==> delta <==
==> flow/design.v <==
module complex_adder_subtractor #(
    parameter WIDTH=32
) (
    input [WIDTH-1:0] a,
    input [WIDTH-1:0] b,
    input addNotSub,
    output reg [WIDTH-1:0] result
);
    always @(*) begin
        if (addNotSub) begin
            result[WIDTH-1:WIDTH/2] = a[WIDTH-1:WIDTH/2] + b[WIDTH-1:WIDTH/2];
            result[WIDTH/2-1:0] = a[WIDTH/2-1:0] + b[WIDTH/2-1:0];
        end else begin
            result[WIDTH-1:WIDTH/2] = a[WIDTH-1:WIDTH/2] - b[WIDTH-1:WIDTH/2];
            result[WIDTH/2-1:0] = a[WIDTH/2-1:0] - b[WIDTH/2-1:0];
        end
    end
endmodule
module complex_multiplier #(
    parameter WIDTH=32
) (
    input [WIDTH-1:0] a,
    input [WIDTH-1:0] b,
    output [2*WIDTH-1:0] result
);
    wire signed [WIDTH-1:0] a_real = { {(WIDTH/2+1){a[WIDTH/2-1]}}, a[WIDTH/2-1:0] };
    wire signed [WIDTH-1:0] b_real = { {(WIDTH/2+1){b[WIDTH/2-1]}}, b[WIDTH/2-1:0] };
    wire signed [WIDTH-1:0] a_img = { {(WIDTH/2+1){a[WIDTH-1]}}, a[WIDTH-1:WIDTH/2] };
    wire signed [WIDTH-1:0] b_img = { {(WIDTH/2+1){b[WIDTH-1]}}, b[WIDTH-1:WIDTH/2] };
    wire signed [WIDTH-1:0] result_real = a_real * b_real - a_img * b_img;
    wire signed [WIDTH-1:0] result_img = a_real * b_img + a_img * b_real;
    assign result[WIDTH-1:0] = result_real;
    assign result[2*WIDTH-1:WIDTH] = result_img;
endmodule
module complex_mean_square (
    input wire i_clk,
    input wire i_arst,
    input wire i_en,
    input wire [2:0] i_log2_samples,
    input wire        i_valid,
    input wire [31:0] i_y,
    input wire [31:0] i_y_hat,
    output reg        o_valid,
    output reg [63:0] o_data
);
    wire [31:0] y_diff_w;
    wire [63:0] sq_diff_complex_w;
    wire        sq_diff_valid_w;
    wire [63:0] sum_res_w;
    wire [8:0]  num_samples_w = 1 << i_log2_samples;
    reg [8:0]  sample_rx_cnt_r;
    reg [8:0]  sample_proc_cnt_r;
    reg [1:0]  state_r, next_state_r;
    localparam S_IDLE      = 2'b00;
    localparam S_INIT      = 2'b01;
    localparam S_COMPUTING = 2'b10;
    localparam S_FINALIZE  = 2'b11;
    complex_adder_subtractor #(.WIDTH(32)) y_difference_module (
        .a(i_y),
        .b(i_y_hat),
        .addNotSub(1'b0),
        .result(y_diff_w)
    );
    complex_multiplier cpow_calculator (
        .a(y_diff_w),
        .b(y_diff_w),
        .result(sq_diff_complex_w)
    );
    assign sq_diff_valid_w = i_valid;
    complex_adder_subtractor #(.WIDTH(64)) square_sum (
        .a(o_data),  
        .b(sq_diff_complex_w),
        .addNotSub(1'b1),
        .result(sum_res_w)
    );
    always @(posedge i_clk or posedge i_arst) begin
        if (i_arst)
            state_r <= S_IDLE;
        else
            state_r <= next_state_r;
    end
    always @(*) begin
        next_state_r = state_r;
        case (state_r)
            S_IDLE:      if (i_en) next_state_r = S_INIT;
            S_INIT:      next_state_r = S_COMPUTING;
            S_COMPUTING: if (sample_rx_cnt_r == num_samples_w && sample_proc_cnt_r == num_samples_w)
                             next_state_r = S_FINALIZE;
            S_FINALIZE:  next_state_r = S_IDLE;
            default:     next_state_r = S_IDLE;
        endcase
    end
    always @(posedge i_clk or posedge i_arst) begin
        if (i_arst) begin
            o_valid           <= 1'b0;
            o_data            <= 64'b0;
            sample_rx_cnt_r   <= 9'b0;
            sample_proc_cnt_r <= 9'b0;
        end else begin
            o_valid <= 1'b0;  
            case (state_r)
                S_INIT: begin
                    o_data            <= 64'b0;
                    sample_rx_cnt_r   <= 9'b0;
                    sample_proc_cnt_r <= 9'b0;
                end
                S_COMPUTING: begin
                    sample_rx_cnt_r <= sample_rx_cnt_r;
                    sample_proc_cnt_r <= sample_proc_cnt_r;
                    if (i_valid && sample_rx_cnt_r < num_samples_w) begin
                        sample_rx_cnt_r <= sample_rx_cnt_r + 1;
                    end
                    if (sq_diff_valid_w && !(sample_proc_cnt_r == num_samples_w)) begin
                        sample_proc_cnt_r <= sample_proc_cnt_r + 1;
                        o_data <= sum_res_w;
                    end
                end
                S_FINALIZE: begin
					o_valid        <= 1'b1;  
					o_data[31:0]   <= $signed(o_data[31:0]) >>> i_log2_samples;
					o_data[63:32]  <= $signed(o_data[63:32]) >>> i_log2_samples;
                end
            endcase
        end
    end
endmodule
==> flow/run.sh <==
#!/bin/bash
# the make line also repeats each setting of config.mk as NAME=value (left out here)
make -C /OpenROAD-flow-scripts/flow DESIGN_CONFIG=/design/flow/config.mk WORK_HOME=/design/flow/orfs CLKGATE_MAP_FILE= finish
==> flow/config.mk <==
export PLATFORM = sky130hd
export DESIGN_NAME = complex_mean_square
export DESIGN_NICKNAME = complex_mean_square
export VERILOG_FILES = /design/flow/design.v
export SDC_FILE = /design/flow/constraint.sdc
export NUM_CORES = 4
export LEC_CHECK = 0
export CAP_MARGIN = 30
export CORE_MARGIN = 2
export CORE_UTILIZATION = 72
export CTS_CLUSTER_DIAMETER = 378
export CTS_CLUSTER_SIZE = 49
export HOLD_SLACK_MARGIN = 0.28
export PLACE_DENSITY = 0.35
export SETUP_SLACK_MARGIN = -0.77
export SLEW_MARGIN = 20
==> flow/constraint.sdc <==
create_clock -name core_clock -period 9.9 [get_ports {i_clk}]
set_input_delay 1.9800 -clock core_clock [delete_from_list [all_inputs] [get_ports {i_clk}]]
set_output_delay 1.9800 -clock core_clock [all_outputs]
set_load 0.01 [all_outputs]
==> sierra (differences from delta) <==
==> flow/config.mk (replaced) <==
export PLATFORM = sky130hd
export DESIGN_NAME = complex_mean_square
export DESIGN_NICKNAME = complex_mean_square
export VERILOG_FILES = /design/flow/design.v
export SDC_FILE = /design/flow/constraint.sdc
export NUM_CORES = 4
export LEC_CHECK = 0
export CAP_MARGIN = 20
export CORE_MARGIN = 2
export CORE_UTILIZATION = 72
export CTS_CLUSTER_SIZE = 99
export SLEW_MARGIN = 20
==> flow/constraint.sdc (replaced) <==
create_clock -name core_clock -period 7.39 [get_ports {i_clk}]
set_input_delay 1.4780 -clock core_clock [delete_from_list [all_inputs] [get_ports {i_clk}]]
set_output_delay 1.4780 -clock core_clock [all_outputs]
set_load 0.01 [all_outputs]
==> harbor (differences from delta) <==
==> flow/config.mk (replaced) <==
export PLATFORM = sky130hd
export DESIGN_NAME = complex_mean_square
export DESIGN_NICKNAME = complex_mean_square
export VERILOG_FILES = /design/flow/design.v
export SDC_FILE = /design/flow/constraint.sdc
export NUM_CORES = 4
export LEC_CHECK = 0
export CAP_MARGIN = 10
export CORE_MARGIN = 2
export CORE_UTILIZATION = 72
export CTS_CLUSTER_DIAMETER = 166
export CTS_CLUSTER_SIZE = 99
export SETUP_SLACK_MARGIN = 1.76
export SLEW_MARGIN = 20
export TNS_END_PERCENT = 5
==> flow/constraint.sdc (replaced) <==
create_clock -name core_clock -period 7.29 [get_ports {i_clk}]
set_input_delay 1.4580 -clock core_clock [delete_from_list [all_inputs] [get_ports {i_clk}]]
set_output_delay 1.4580 -clock core_clock [all_outputs]
set_load 0.01 [all_outputs]
==> results.yml <==
# yosys + openroad results
critical_path:
  worst-path-max-fanout: 11
  critical_path_class: "primary input to flip-flop"
  startpoint_type: "primary input"
final_timing:
  final.setup.worst_slack_ps: -3323
  fin_crit_sh_pct: 145.6
  setup_viol_count_final: 52
status:
  check.faults: "setup timing"
  outcome: "failed layout checks"
min_path:
  hold_depth: 2
  hold_class: "flip-flop to flip-flop"
[end of results for harbor]
==> results.yml <==
# yosys + openroad results
floorplan:
  fp_util_pct: 73.19
  rows: 82
cts:
  cts_max_level: 3
  cts_root_buffer: "clkbuf_16"
  ctsLongestPathBuffers: 2
final_timing:
  final.setup.worst_slack_ps: -1238
  setup_viol_count_final: 39
critical_path:
  startpoint_type: "primary input"
  critical_path_class: "primary input to flip-flop"
  crit_required_ps: 10130
  worst-path-max-fanout: 5
min_path:
  hold_class: "flip-flop to flip-flop"
  hold_depth: 2
final_layout:
  final_cells: 5374
  final_area_um2: 44930
detailed_routing:
  vias_per_cell: 6.077
status:
  outcome: "failed layout checks"
  check.faults: "setup timing"
[end of results for delta]
==> results.yml <==
# yosys + openroad results
synthesis:
  top_cell: "inv_1"
  common_cells: "inv_1, fa_1, nor2_1"
  ys_sh_adder_pct: 55.50
  yosysCellCount: 4072
  syn-mean-instance-area_um2: 9.055
placement:
  port_buffers: 135
  dp_cells: 5389
status:
  haltStage: "global routing (5_1_grt)"
  error: "[ERROR GRT-0232] Routing congestion too high. Check the congestion heatmap in the GUI."
  outcome: "aborted with a tool error"
floorplan:
  rows: 82
[end of results for sierra]
